==> flow/design.v <==
module yuv_to_rgb (
input            clk             ,  
input            rst_n           ,  
input            start_conversion,  
input      [7:0] y               , 
input      [7:0] u               ,
input      [7:0] v               ,
output reg [7:0] r               , 
output reg [7:0] g               , 
output reg [7:0] b               ,
output reg       pixel_ready        
);
parameter signed [15:0] C_1_402 = 16'h059C;   
parameter signed [15:0] C_0_344 = 16'h0160;   
parameter signed [15:0] C_0_714 = 16'h02DB;   
parameter signed [15:0] C_1_772 = 16'h0716;   
wire signed [15:0] y_s;
wire signed [15:0] u_s;
wire signed [15:0] v_s;
wire signed [31:0] r_temp;
wire signed [31:0] g_temp;
wire signed [31:0] b_temp;
assign y_s = y;
assign u_s = u - 128;   
assign v_s = v - 128;   
assign r_temp = y_s + ((v_s * C_1_402) >>> 10);
assign g_temp = y_s - ((u_s * C_0_344) >>> 10) - ((v_s * C_0_714) >>> 10);
assign b_temp = y_s + ((u_s * C_1_772) >>> 10);
always @(posedge clk or negedge rst_n)	
	if (~rst_n)	            r <= 8'h00; else
	if (start_conversion) begin	
		if (r_temp < 0)	    r <= 8'h00; else
		if (r_temp > 255) 	r <= 8'hFF; else
											    r <= r_temp[7:0];
	end
always @(posedge clk or negedge rst_n)	
	if (~rst_n)	            g <= 8'h00; else
	if (start_conversion) begin	
		if (g_temp < 0)	    g <= 8'h00; else
		if (g_temp > 255) 	g <= 8'hFF; else
											    g <= g_temp[7:0];
	end
always @(posedge clk or negedge rst_n)	
	if (~rst_n)	            b <= 8'h00; else
	if (start_conversion) begin	
		if (b_temp < 0)	    b <= 8'h00; else
		if (b_temp > 255) 	b <= 8'hFF; else
											    b <= b_temp[7:0];
	end
always @(posedge clk or negedge rst_n)
	if (~rst_n)     	        pixel_ready <= 1'b0; else
	if (pixel_ready)          pixel_ready <= 1'b0; else
	if (start_conversion)	    pixel_ready <= 1'b1;
endmodule
module yuv422_to_rgb (
input             pclk               ,  
input             presetn            ,  
input      [31:0] paddr              ,  
input      [31:0] pwdata             ,  
output reg [31:0] prdata             ,  
input         	  pwrite             ,  
input         	  psel               ,  
input         	  penable            , 
output            pslverr            ,  
output            pready             ,  
output reg        irq                ,  
output reg [95:0] rgb_out               
);
localparam IDLE    = 3'd0;
localparam LOAD    = 3'd1;
localparam CONVERT = 3'd2;
reg  [7:0] yuv_mem [0:7];     
reg  [7:0] y0;                
reg  [7:0] u0;                
reg  [7:0] y1;                
reg  [7:0] v0;                
reg  [7:0] y2;                
reg  [7:0] u1;                
reg  [7:0] y3;                
reg  [7:0] v1;                
wire [7:0] r0;                
wire [7:0] g0;                
wire [7:0] b0;                
wire [7:0] r1;                
wire [7:0] g1;                
wire [7:0] b1;                
wire [7:0] r2;                
wire [7:0] g2;                
wire [7:0] b2;                
wire [7:0] r3;                
wire [7:0] g3;                
wire [7:0] b3;                
reg        cnt_writes;        
reg  [2:0] state;             
reg        start_conversion;  
wire [3:0] result_ready;      
yuv_to_rgb conv0 (.clk(pclk), .rst_n(presetn), .start_conversion(start_conversion), .y(y0), .u(u0), .v(v0), .r(r0), .g(g0), .b(b0), .pixel_ready(result_ready[0]));
yuv_to_rgb conv1 (.clk(pclk), .rst_n(presetn), .start_conversion(start_conversion), .y(y1), .u(u0), .v(v0), .r(r1), .g(g1), .b(b1), .pixel_ready(result_ready[1]));
yuv_to_rgb conv2 (.clk(pclk), .rst_n(presetn), .start_conversion(start_conversion), .y(y2), .u(u1), .v(v1), .r(r2), .g(g2), .b(b2), .pixel_ready(result_ready[2]));
yuv_to_rgb conv3 (.clk(pclk), .rst_n(presetn), .start_conversion(start_conversion), .y(y3), .u(u1), .v(v1), .r(r3), .g(g3), .b(b3), .pixel_ready(result_ready[3]));
assign pready  = 1'b1;
assign pslverr = 1'b0;
always @(posedge pclk or negedge presetn)
	if (~presetn)	prdata <= 32'd0; else
	if (psel & ~penable & ~pwrite)	
		case(paddr[7:0])
			8'h20: prdata <= (state == IDLE) ? {32'hFFFFFFFF} : {32'd0};
			8'h30: prdata <= {rgb_out[95:72], 8'd0};   
			8'h34: prdata <= {rgb_out[71:48], 8'd0};   
			8'h38: prdata <= {rgb_out[47:24], 8'd0};   
			8'h3c: prdata <= {rgb_out[23:0], 8'd0};   
		endcase           
always @(posedge pclk or negedge presetn)
	if (~presetn)	                        cnt_writes <= 'd0; else
	if (psel & penable & pready & pwrite)	cnt_writes <= cnt_writes + 'd1;
always @(posedge pclk or negedge presetn)
	if (~presetn)	                                     start_conversion <= 1'b0; else
	if (start_conversion)                              start_conversion <= 1'b0; else
	if (psel & penable & pready & pwrite & cnt_writes) start_conversion <= 1'b1;
always @(posedge pclk or negedge presetn)
	if (~presetn)      	irq <= 1'b0; else
	if (irq)					  irq <= 1'b0; else
	if (&result_ready)	irq <= 1'b1;
always @(posedge pclk or negedge presetn)
	if (~presetn)	                                                  state <= IDLE; else
	case(state)
		IDLE    : if (psel & ~penable & pwrite)                       state <= LOAD;     
		LOAD    : if (psel & penable & pready & pwrite & cnt_writes)  state <= CONVERT;  
		CONVERT : if (&result_ready)                                  state <= IDLE;     
	endcase
always @(posedge pclk or negedge presetn)
	if (~presetn) begin	yuv_mem[0] <= 8'd0;
	                    yuv_mem[1] <= 8'd0;
	                    yuv_mem[2] <= 8'd0;
	                    yuv_mem[3] <= 8'd0;
	                    yuv_mem[4] <= 8'd0;
	                    yuv_mem[5] <= 8'd0;
	                    yuv_mem[6] <= 8'd0;
	                    yuv_mem[7] <= 8'd0; end else
	if (psel & pwrite & ~penable) 
		case (paddr[7:0])                               
      8'h10: begin yuv_mem[0] <= pwdata[7:0];           
									 yuv_mem[1] <= pwdata[15:8];          
									 yuv_mem[2] <= pwdata[23:16];         
									 yuv_mem[3] <= pwdata[31:24]; end     
      8'h14: begin yuv_mem[4] <= pwdata[7:0];           
                   yuv_mem[5] <= pwdata[15:8];          
                   yuv_mem[6] <= pwdata[23:16];         
                   yuv_mem[7] <= pwdata[31:24]; end     
    endcase
always @(posedge pclk or negedge presetn)
	if (~presetn)	            rgb_out <= 96'd0; else
	if (&result_ready)	      rgb_out <= {r0, g0, b0, r1, g1, b1, r2, g2, b2, r3, g3, b3};  
always @(posedge pclk or negedge presetn)
	if (~presetn)	                    y0 <= 'd0; else
	if ((state == LOAD) & cnt_writes) y0 <= yuv_mem[0];
always @(posedge pclk or negedge presetn)
	if (~presetn)	                    u0 <= 'd0; else
	if ((state == LOAD) & cnt_writes) u0 <= yuv_mem[1];
always @(posedge pclk or negedge presetn)
	if (~presetn)	                    y1 <= 'd0; else
	if ((state == LOAD) & cnt_writes) y1 <= yuv_mem[2];
always @(posedge pclk or negedge presetn)
	if (~presetn)	                    v0 <= 'd0; else
	if ((state == LOAD) & cnt_writes) v0 <= yuv_mem[3];
always @(posedge pclk or negedge presetn)
	if (~presetn)	                    y2 <= 'd0; else
	if ((state == LOAD) & cnt_writes) y2 <= yuv_mem[4];
always @(posedge pclk or negedge presetn)
	if (~presetn)	                    u1 <= 'd0; else
	if ((state == LOAD) & cnt_writes) u1 <= yuv_mem[5];
always @(posedge pclk or negedge presetn)
	if (~presetn)	                    y3 <= 'd0; else
	if ((state == LOAD) & cnt_writes) y3 <= yuv_mem[6];
always @(posedge pclk or negedge presetn)
	if (~presetn)	                    v1 <= 'd0; else
	if ((state == LOAD) & cnt_writes) v1 <= yuv_mem[7];
endmodule
==> flow/config.mk <==
export PLATFORM = sky130hd
export DESIGN_NAME = yuv422_to_rgb
export DESIGN_NICKNAME = yuv422_to_rgb
export VERILOG_FILES = /design/flow/design.v
export SDC_FILE = /design/flow/constraint.sdc
export NUM_CORES = 4
export LEC_CHECK = 0
export ABC_AREA = 1
export CAP_MARGIN = 20
export CELL_PAD_IN_SITES_DETAIL_PLACEMENT = 0
export CORE_MARGIN = 2
export CORE_UTILIZATION = 71
export HOLD_SLACK_MARGIN = -0.09
export MIN_ROUTING_LAYER = met1
export PLACE_DENSITY_LB_ADDON = 0.27
export SLEW_MARGIN = 20
export TNS_END_PERCENT = 75
==> flow/constraint.sdc <==
create_clock -name core_clock -period 4.64 [get_ports {pclk}]
set_input_delay 0.9280 -clock core_clock [delete_from_list [all_inputs] [get_ports {pclk}]]
set_output_delay 0.9280 -clock core_clock [all_outputs]
set_load 0.01 [all_outputs]
run.sh (not shown) runs the stock make flow with config.mk's settings and CLKGATE_MAP_FILE=.
The baseline did not get past global routing (5_1_grt) with GRT-0232.
Change:
==> flow/config.mk (replaced) <==
export PLATFORM = sky130hd
export DESIGN_NAME = yuv422_to_rgb
export DESIGN_NICKNAME = yuv422_to_rgb
export VERILOG_FILES = /design/flow/design.v
export SDC_FILE = /design/flow/constraint.sdc
export NUM_CORES = 4
export LEC_CHECK = 0
export CAP_MARGIN = 20
export CORE_MARGIN = 2
export CORE_UTILIZATION = 60
export SLEW_MARGIN = 20
==> flow/constraint.sdc (replaced) <==
create_clock -name core_clock -period 6.13 [get_ports {pclk}]
set_input_delay 1.2260 -clock core_clock [delete_from_list [all_inputs] [get_ports {pclk}]]
set_output_delay 1.2260 -clock core_clock [all_outputs]
set_load 0.01 [all_outputs]
After rerunning: The new run finished with negative setup slack left. Area after synthesis is lower by about 4.3%. Die area increases by 13%. Synthesized cell count decreases by about 27%.
Change:
--- a/flow/config.mk
+++ b/flow/config.mk
@@ -8,0 +9 @@
+export CELL_PAD_IN_SITES_GLOBAL_PLACEMENT = 3
@@ -10 +11,2 @@
-export CORE_UTILIZATION = 60
+export CORE_UTILIZATION = 40
+export GPL_TIMING_DRIVEN = 0
==> flow/constraint.sdc (replaced) <==
create_clock -name core_clock -period 9.0 [get_ports {pclk}]
set_input_delay 1.8000 -clock core_clock [delete_from_list [all_inputs] [get_ports {pclk}]]
set_output_delay 1.8000 -clock core_clock [all_outputs]
set_load 0.01 [all_outputs]
The changed run produced a clean layout; final area shrinks by 11%; clock skew is higher by 0.026 ns; cell count drops by about 0.5%; die area increases by about 50%; sequential cell count stays the same; power shrinks by 40%; synthesized cell count is unchanged.
Change:
--- a/flow/config.mk
+++ b/flow/config.mk
@@ -9 +8,0 @@
-export CELL_PAD_IN_SITES_GLOBAL_PLACEMENT = 3
@@ -11,2 +10,2 @@
-export CORE_UTILIZATION = 40
-export GPL_TIMING_DRIVEN = 0
+export CORE_UTILIZATION = 62
+export PLACE_DENSITY = 0.42
==> flow/constraint.sdc (replaced) <==
create_clock -name core_clock -period 6.88 [get_ports {pclk}]
set_input_delay 1.3760 -clock core_clock [delete_from_list [all_inputs] [get_ports {pclk}]]
set_output_delay 1.3760 -clock core_clock [all_outputs]
set_load 0.01 [all_outputs]
Now the flow finished but failed the layout checks on negative setup slack.
First-iteration DRC count goes up by 28%.
Combinational power goes up by 52%.
Sequential share of layout area came out lower by 0.99 points.
Setup slack got worse by 0.71 ns.
Power figures rest on the tool's default switching activity, not on a simulated workload.
